Setup of indigo:
## milestone1
module milestone1 (
	input logic CLOCK_50_I,                    
	input logic resetn,
	input  logic            M1_en,
	output  logic            M1_end,
	output logic   [17:0]   SRAM_address,
	input  logic   [15:0]   SRAM_read_data,
	output logic   [15:0]   SRAM_write_data,
	output logic            SRAM_we_n
);
Size in the first run: ~7,300 cells after synthesis, about 0.063 mm^2 of cells after synthesis.
make LEC_CHECK=0 CAP_MARGIN=30 CORE_MARGIN=2 CORE_UTILIZATION=70 CTS_CLUSTER_DIAMETER=56 CTS_CLUSTER_SIZE=41 HOLD_SLACK_MARGIN=0.29 SETUP_SLACK_MARGIN=2.47 SLEW_MARGIN=20 finish   # period 9.07 ns
run.sh (not shown) runs the stock make flow with config.mk's settings and CLKGATE_MAP_FILE=.
indigo: it failed with a tool error in 5_1_grt, so there are no final results.
#### Input delta (ember over indigo)
==> flow/config.mk <==
export PLATFORM = sky130hd
export DESIGN_NAME = milestone1
export DESIGN_NICKNAME = milestone1
export VERILOG_FILES = /design/flow/design.v
export SDC_FILE = /design/flow/constraint.sdc
export NUM_CORES = 4
export LEC_CHECK = 0
export CAP_MARGIN = 20
export CORE_MARGIN = 2
export CORE_UTILIZATION = 64
export SLEW_MARGIN = 20
==> flow/constraint.sdc <==
create_clock -name core_clock -period 10.9 [get_ports {CLOCK_50_I}]
set_input_delay 2.1800 -clock core_clock [delete_from_list [all_inputs] [get_ports {CLOCK_50_I}]]
set_output_delay 2.1800 -clock core_clock [all_outputs]
set_load 0.01 [all_outputs]
==> results <==
- Of indigo and ember, only indigo never reached the final stage.
- No final results exist for indigo, since it was stopped by error GRT-0116 during 5_1_grt.
- From indigo to ember, synthesized area did not move at all.
- Re compound-cell area share of the yosys netlist: no difference whatsoever between ember and indigo.
- The final reports for ember and indigo show total number of placement rows higher in the former.
- Going from indigo to ember, the die area was enlarged.
- When the final numbers for ember and indigo were put side by side, the worst setup timing slack at the placement stage turned out to be smaller in indigo.
- [compare] base=indigo new=ember: post-cts hold buffer count flat, count of library flops with an enable pin flat, sum of net half-perimeters after detailed placement down 13%.
- Measured against each other, ember and indigo differ in buffers inserted during post-CTS setup optimization, the lower figure coming from ember.
- Taking ember over indigo, the standard cell core area ratio works out to 1.09.
- Total cell area at the placement stage: ember < indigo
The following lists how tundra was set up differently from ember:
--- a/flow/config.mk
+++ b/flow/config.mk
@@ -8,4 +8,6 @@
 export CAP_MARGIN = 20
 export CORE_MARGIN = 2
-export CORE_UTILIZATION = 64
+export CORE_UTILIZATION = 68
+export CTS_CLUSTER_DIAMETER = 363
+export PLACE_DENSITY = 0.41
 export SLEW_MARGIN = 20
==> flow/constraint.sdc <==
create_clock -name core_clock -period 9.07 [get_ports {CLOCK_50_I}]
set_input_delay 1.8140 -clock core_clock [delete_from_list [all_inputs] [get_ports {CLOCK_50_I}]]
set_output_delay 1.8140 -clock core_clock [all_outputs]
set_load 0.01 [all_outputs]
Notes after the runs:
Of tundra and ember, it is tundra that has the higher post-DP HPWL. Changes observed in tundra relative to ember: core box area shrank by 5.5%, count of boundary I/O pins held steady. AND-OR/OR-AND share of the synthesized area came out exactly the same in ember and tundra. [diff] setup slack after placement, tundra relative to ember: regression. Pre-placement core utilization: tundra vs ember up 3.8 points. Of ember and tundra, only tundra never reached the final stage. In the summary table, tundra is marked failed, with error GRT-0232 raised in 5_1_grt. Cell area after placement: tundra higher than ember. Overall chip area came out lower on tundra than on ember.
Setup changes, tundra to fjord
--- a/flow/config.mk
+++ b/flow/config.mk
@@ -8,6 +8,4 @@
 export CAP_MARGIN = 20
 export CORE_MARGIN = 2
-export CORE_UTILIZATION = 68
-export CTS_CLUSTER_DIAMETER = 363
-export PLACE_DENSITY = 0.41
+export CORE_UTILIZATION = 40
 export SLEW_MARGIN = 20
==> flow/constraint.sdc <==
create_clock -name core_clock -period 12.5 [get_ports {CLOCK_50_I}]
set_input_delay 2.5000 -clock core_clock [delete_from_list [all_inputs] [get_ports {CLOCK_50_I}]]
set_output_delay 2.5000 -clock core_clock [all_outputs]
set_load 0.01 [all_outputs]
Findings:
fjord: done, clean on timing, DRC and antenna. Summary of fjord over tundra: pre-placement core utilization -28 points; count of placed standard cells including taps -288; width of the die +about 30%; simple-gate share of the synthesized area ~0 delta; number of hold buffers added after cts ~0 delta. Between fjord and tundra, it is fjord whose total cell area at the placement stage is lower, by about 11%. fjord against tundra: number of buffers inserted by post-CTS setup repair dropped 175; number of buffers created by CTS climbed about 4%. Of tundra and fjord, the higher detailed placer's ending HPWL belongs to tundra. In the tables for tundra and fjord, placeable core area reads higher with fjord.
### fjord -> xenon
--- a/flow/config.mk
+++ b/flow/config.mk
@@ -8,4 +8,5 @@
 export CAP_MARGIN = 20
 export CORE_MARGIN = 2
-export CORE_UTILIZATION = 40
+export CORE_UTILIZATION = 71
+export MAX_ROUTING_LAYER = met4
 export SLEW_MARGIN = 20
==> flow/constraint.sdc <==
create_clock -name core_clock -period 8.32 [get_ports {CLOCK_50_I}]
set_input_delay 1.6640 -clock core_clock [delete_from_list [all_inputs] [get_ports {CLOCK_50_I}]]
set_output_delay 1.6640 -clock core_clock [all_outputs]
set_load 0.01 [all_outputs]
==> results <==
Routability congestion estimate delta for xenon relative to fjord: 7.0% higher
In xenon, the number of rows in the core area came out 36 below the value in fjord.
Diff xenon..fjord | synthesized chip area reported by yosys | unchanged
Cmp fjord and xenon / die footprint / lower: xenon
xenon did not finish; the tool stopped in 5_1_grt with error GRT-0116.
Changes observed in xenon relative to fjord: clock tree buffer depth held steady; total clock buffers created by CTS saw a decrease; number of buffers inserted to repair setup after CTS higher; async set-reset flop share out of synthesis did not really move.
Looking at count of cells resized by post-cts repair across fjord and xenon, the one that comes out lower is fjord.
fjord -> xenon: count of unique library cells instantiated by Yosys flat
fjord has higher core area than xenon.
## Diff of input files: yarrow against xenon
--- a/flow/config.mk
+++ b/flow/config.mk
@@ -8,5 +8,5 @@
 export CAP_MARGIN = 20
 export CORE_MARGIN = 2
-export CORE_UTILIZATION = 71
-export MAX_ROUTING_LAYER = met4
+export CORE_UTILIZATION = 72
+export PLACE_DENSITY = 0.4
 export SLEW_MARGIN = 20
==> flow/constraint.sdc <==
create_clock -name core_clock -period 8.05 [get_ports {CLOCK_50_I}]
set_input_delay 1.6100 -clock core_clock [delete_from_list [all_inputs] [get_ports {CLOCK_50_I}]]
set_output_delay 1.6100 -clock core_clock [all_outputs]
set_load 0.01 [all_outputs]
Findings:
The flow ended early for yarrow: it failed with a tool error in 5_1_grt.
Between xenon and yarrow, the number of buffers inserted by port buffering figures differ only marginally.
yarrow: number of gates given a new drive strength after cts is 279 higher than what xenon reported.
Sort yarrow and xenon by overall die area desc -> top: xenon
Diff yarrow..xenon | total cell area reported by yosys after synthesis | unchanged
The die boundary height in yarrow sits about 0.7% below the value recorded for xenon.

* * *

oak:
milestone1 again, from the RTL that the note above started with.
clock: 5.43 ns
lec_check: 0
abc_area: 0
cap_margin: 15
core_margin: 2
core_utilization: 72
cts_cluster_diameter: 400
cts_cluster_size: 14
place_density: 0.95
slew_margin: 20
oak is listed as incomplete: the tool reported an error in 5_1_grt and the run ended there.
## Diff of input files: pine against oak
==> flow/config.mk <==
export PLATFORM = sky130hd
export DESIGN_NAME = milestone1
export DESIGN_NICKNAME = milestone1
export VERILOG_FILES = /design/flow/design.v
export SDC_FILE = /design/flow/constraint.sdc
export NUM_CORES = 4
export LEC_CHECK = 0
export ABC_AREA = 1
export CAP_MARGIN = 15
export CORE_MARGIN = 2
export CORE_UTILIZATION = 70
export CTS_CLUSTER_SIZE = 14
export SLEW_MARGIN = 20
### Flow results
- Total of hold buffers inserted after clock tree synthesis: pine vs oak identical
- Run status, pine: aborted in 5_1_grt, error GRT-0116
- oak did not finish: a tool error stopped it during 5_1_grt.
- Of pine and oak, it is pine that has the lower floorplan-stage core utilization.
- Area fraction in and, or, nand and nor cells (pine over oak): increase, 9.4 points
- In pine relative to oak, post-cts sizing count had gone up by more than 10%.
- Post-synthesis share of cell area spent on and-or and or-and gates | pine below oak
- pine against oak: synthesized area divided by synthesized cell count down 1.4 sq um, die area up 9.5%.
What birch does differently from pine at the input level:
diff --git a/flow/config.mk b/flow/config.mk
--- a/flow/config.mk
+++ b/flow/config.mk
@@ -6,8 +6,7 @@
 export NUM_CORES = 4
 export LEC_CHECK = 0
-export ABC_AREA = 1
 export CAP_MARGIN = 15
 export CORE_MARGIN = 2
-export CORE_UTILIZATION = 70
-export CTS_CLUSTER_SIZE = 14
+export CORE_UTILIZATION = 65
+export MAX_ROUTING_LAYER = met4
 export SLEW_MARGIN = 20
==> flow/constraint.sdc <==
create_clock -name core_clock -period 8.38 [get_ports {CLOCK_50_I}]
set_input_delay 1.6760 -clock core_clock [delete_from_list [all_inputs] [get_ports {CLOCK_50_I}]]
set_output_delay 1.6760 -clock core_clock [all_outputs]
set_load 0.01 [all_outputs]
--- outcome ---
As the logs show, birch stopped at 5_1_grt after a tool error, so it never reached the end of the flow. Measured against each other, pine and birch differ in minimum setup slack after placement, the higher figure coming from birch. Synthesized-area fraction occupied by adder cells: pine and birch compared, lower one is pine. From pine to birch the numbers moved as follows: quantity of gates resized following cts shrank by 542, mapped cell area now smaller, compound-gate portion of the synthesized area higher, post-synthesis xor/xnor area fraction grew by 2.8 points.
What maple does differently from birch at the input level:
diff --git a/flow/config.mk b/flow/config.mk
--- a/flow/config.mk
+++ b/flow/config.mk
@@ -8,5 +8,6 @@
 export CAP_MARGIN = 15
 export CORE_MARGIN = 2
-export CORE_UTILIZATION = 65
+export CORE_UTILIZATION = 71
 export MAX_ROUTING_LAYER = met4
-export SLEW_MARGIN = 20
+export PLACE_DENSITY = 0.65
+export SLEW_MARGIN = 30
==> flow/constraint.sdc <==
create_clock -name core_clock -period 9.9 [get_ports {CLOCK_50_I}]
set_input_delay 1.9800 -clock core_clock [delete_from_list [all_inputs] [get_ports {CLOCK_50_I}]]
set_output_delay 1.9800 -clock core_clock [all_outputs]
set_load 0.01 [all_outputs]
--- outcome ---
birch: it failed with a tool error in 5_1_grt, so there are no final results. In maple the implementation ran to completion but is not tape-out ready, as the final checks report setup timing. Looking at routability congestion estimate from global placement, maple sits about 0.34% above birch. Starting density of the core | maple above birch. Between birch and maple, the number of standard cells after synthesis figures differ only marginally. The die area of maple was superior to that of birch.

* * *

run 1:
milestone1 again, from the RTL that the note above started with.
Settings: LEC_CHECK=0, CAP_MARGIN=20, CORE_MARGIN=2, CORE_UTILIZATION=72, CTS_CLUSTER_DIAMETER=398, CTS_CLUSTER_SIZE=95, PLACE_DENSITY=0.41, SLEW_MARGIN=20, TNS_END_PERCENT=5; clock period 8.03 ns.
Run 1 did not finish; a tool error ended it in global routing.
What run 2 does differently from run 1 at the input level:
Settings: a deleted CTS_CLUSTER_SIZE that had been 95; a deleted PLACE_DENSITY that had been 0.41; a deleted TNS_END_PERCENT that had been 5; a deleted CTS_CLUSTER_DIAMETER that had been 398; a change of CORE_UTILIZATION from 72 to 29; a change of the clock period (ns, I/O delays scaled along) from 8.03 to 12.5.
When the final numbers for run 2 and run 1 were put side by side, the effective utilization at floorplan turned out to be smaller in run 2. Run 2 against run 1: overall die height has increased; total half-perimeter wirelength after legalization and detailed placement down about 17%; TritonCTS buffer count went up by 67; count of cells resized by post-cts repair now sits lower. The flow did not stop early for run 2: all stages ran, and the layout cleared the timing, design-rule and antenna checks. In run 2, die size is higher than in run 1. Synthesized instance count: run 2 vs run 1 identical.
What run 3 does differently from run 2 at the input level:
Settings: a change of CORE_UTILIZATION from 29 to 40; a change of the clock period (ns, I/O delays scaled along) from 12.5 to 10.9.
Delta (run 3 minus run 2): count of nets after finishing rose by 179; area occupied by multi-input gates increased by 350 um2 relative to the old numbers.

* * *

milestone1 again, from the RTL that the note above started with.
Settings: LEC_CHECK=0, ABC_AREA=1, CAP_MARGIN=20, CORE_ASPECT_RATIO=1.43, CORE_MARGIN=2, CORE_UTILIZATION=72, CTS_CLUSTER_DIAMETER=363, CTS_CLUSTER_SIZE=96, PLACE_DENSITY=0.41, SLEW_MARGIN=40; clock period 7.03 ns.
The starting point stopped in global routing with GRT-0116.
Next try:
CORE_ASPECT_RATIO = 0.5   (was 1.43)
SETUP_SLACK_MARGIN = 0.31   (was default)
SLEW_MARGIN = 20   (was 40)
Result: The new run aborted during global routing with GRT-0116. Die size barely changes. Synthesized cell count stays the same. Area after synthesis stays the same.
Next try:
ABC_AREA = default   (was 1)
CORE_ASPECT_RATIO = default   (was 0.5)
CORE_UTILIZATION = 40   (was 72)
CTS_CLUSTER_DIAMETER = default   (was 363)
CTS_CLUSTER_SIZE = default   (was 96)
PLACE_DENSITY = default   (was 0.41)
SETUP_SLACK_MARGIN = default   (was 0.31)
clock period = 13.0 ns   (was 7.03 ns; I/O delays follow)
The changed run finished clean; area after synthesis fell by 6.2%; synthesized cell count fell by 22%; die area rose by 68%.

* * *

alpha:
Starting RTL as in the previous note.
make LEC_CHECK=0 ABC_AREA=0 CAP_MARGIN=15 CORE_MARGIN=2 CORE_UTILIZATION=70 CTS_CLUSTER_SIZE=14 SETUP_SLACK_MARGIN=1.56 SLEW_MARGIN=20 finish   # period 5.43 ns
alpha: it failed with a tool error in global routing, so there are no final results.
### alpha -> beta
- SETUP_SLACK_MARGIN no longer set, was 1.56
- ABC_AREA now 1, was 0
- CTS_CLUSTER_DIAMETER now 400, previously not set
- CORE_UTILIZATION now 72, was 70
Findings:
- beta never completed; the flow aborted with a tool error in global routing.
- Changes observed in beta relative to alpha: adder-cell share of the synthesized area now smaller, number of library cell types mapped by synthesis fell 31%, proportion of synthesized flip-flops having asynchronous set or reset comparable, core area went up by about 3.6%.
- Re die size: alpha was lower than beta.
Input-level comparison between gamma and beta:
- MAX_ROUTING_LAYER newly set to met4
- CTS_CLUSTER_SIZE removed (was 14)
- CORE_UTILIZATION changed from 72 to 66
- CTS_CLUSTER_DIAMETER removed (was 400)
- ABC_AREA removed (was 1)
- the clock period (ns, I/O delays scaled along) changed from 5.43 to 8.46
- Compared with beta, in gamma instance count after placement with tap cells included has decreased; post-synthesis compound-gate area fraction grew by 5.4 points.
- On gamma: number of standard-cell rows in the floorplan is about 1.8% higher than what beta gave.
- gamma did not finish; the tool stopped in global routing with error ODB-0269.
- Number of clock sinks: gamma vs beta identical

* * *

lane 1:
Starting RTL as in the previous note.
==> flow/config.mk <==
export PLATFORM = sky130hd
export DESIGN_NAME = milestone1
export DESIGN_NICKNAME = milestone1
export VERILOG_FILES = /design/flow/design.v
export SDC_FILE = /design/flow/constraint.sdc
export NUM_CORES = 4
export LEC_CHECK = 0
export ABC_AREA = 0
export CAP_MARGIN = 20
export CORE_ASPECT_RATIO = 1.64
export CORE_MARGIN = 2
export CORE_UTILIZATION = 40
export CTS_CLUSTER_DIAMETER = 221
export GPL_TIMING_DRIVEN = 1
export MAX_ROUTING_LAYER = met5
export MIN_ROUTING_LAYER = met2
export SLEW_MARGIN = 15
export TNS_END_PERCENT = 45
==> flow/constraint.sdc <==
create_clock -name core_clock -period 13.6 [get_ports {CLOCK_50_I}]
set_input_delay 2.7200 -clock core_clock [delete_from_list [all_inputs] [get_ports {CLOCK_50_I}]]
set_output_delay 2.7200 -clock core_clock [all_outputs]
set_load 0.01 [all_outputs]
Lane 1: flow complete, layout not clean; failing: design-rule violations
Relative to lane 1, the following input files were edited for lane 2:
- TNS_END_PERCENT removed (was 45)
- GPL_TIMING_DRIVEN removed (was 1)
- CORE_UTILIZATION changed from 40 to 72
- CTS_CLUSTER_DIAMETER removed (was 221)
- MIN_ROUTING_LAYER removed (was met2)
- ABC_AREA removed (was 0)
- MAX_ROUTING_LAYER changed from met5 to met4
- SLEW_MARGIN changed from 15 to 20
- CORE_ASPECT_RATIO removed (was 1.64)
- the clock period (ns, I/O delays scaled along) changed from 13.6 to 8.37
### Flow results
Lane 2: it failed during 5_1_grt, and the tool reported GRT-0116. The floorplan utilization reported for lane 2 is greater than that of lane 1 by 32 points. Detailed placement HPWL of lane 2 exceeds that of lane 1 by a little under 10%. On post-placement setup slack: lane 2 sits below lane 1. In lane 2 the number of placed instances, taps included turned out 405 higher than in lane 1. Measured against each other, lane 1 and lane 2 differ in number of CTS-inserted buffers, the lower figure coming from lane 1. As far as deepest level of the CTS H-tree goes, lane 2 and lane 1 are indistinguishable; the numbers are identical.
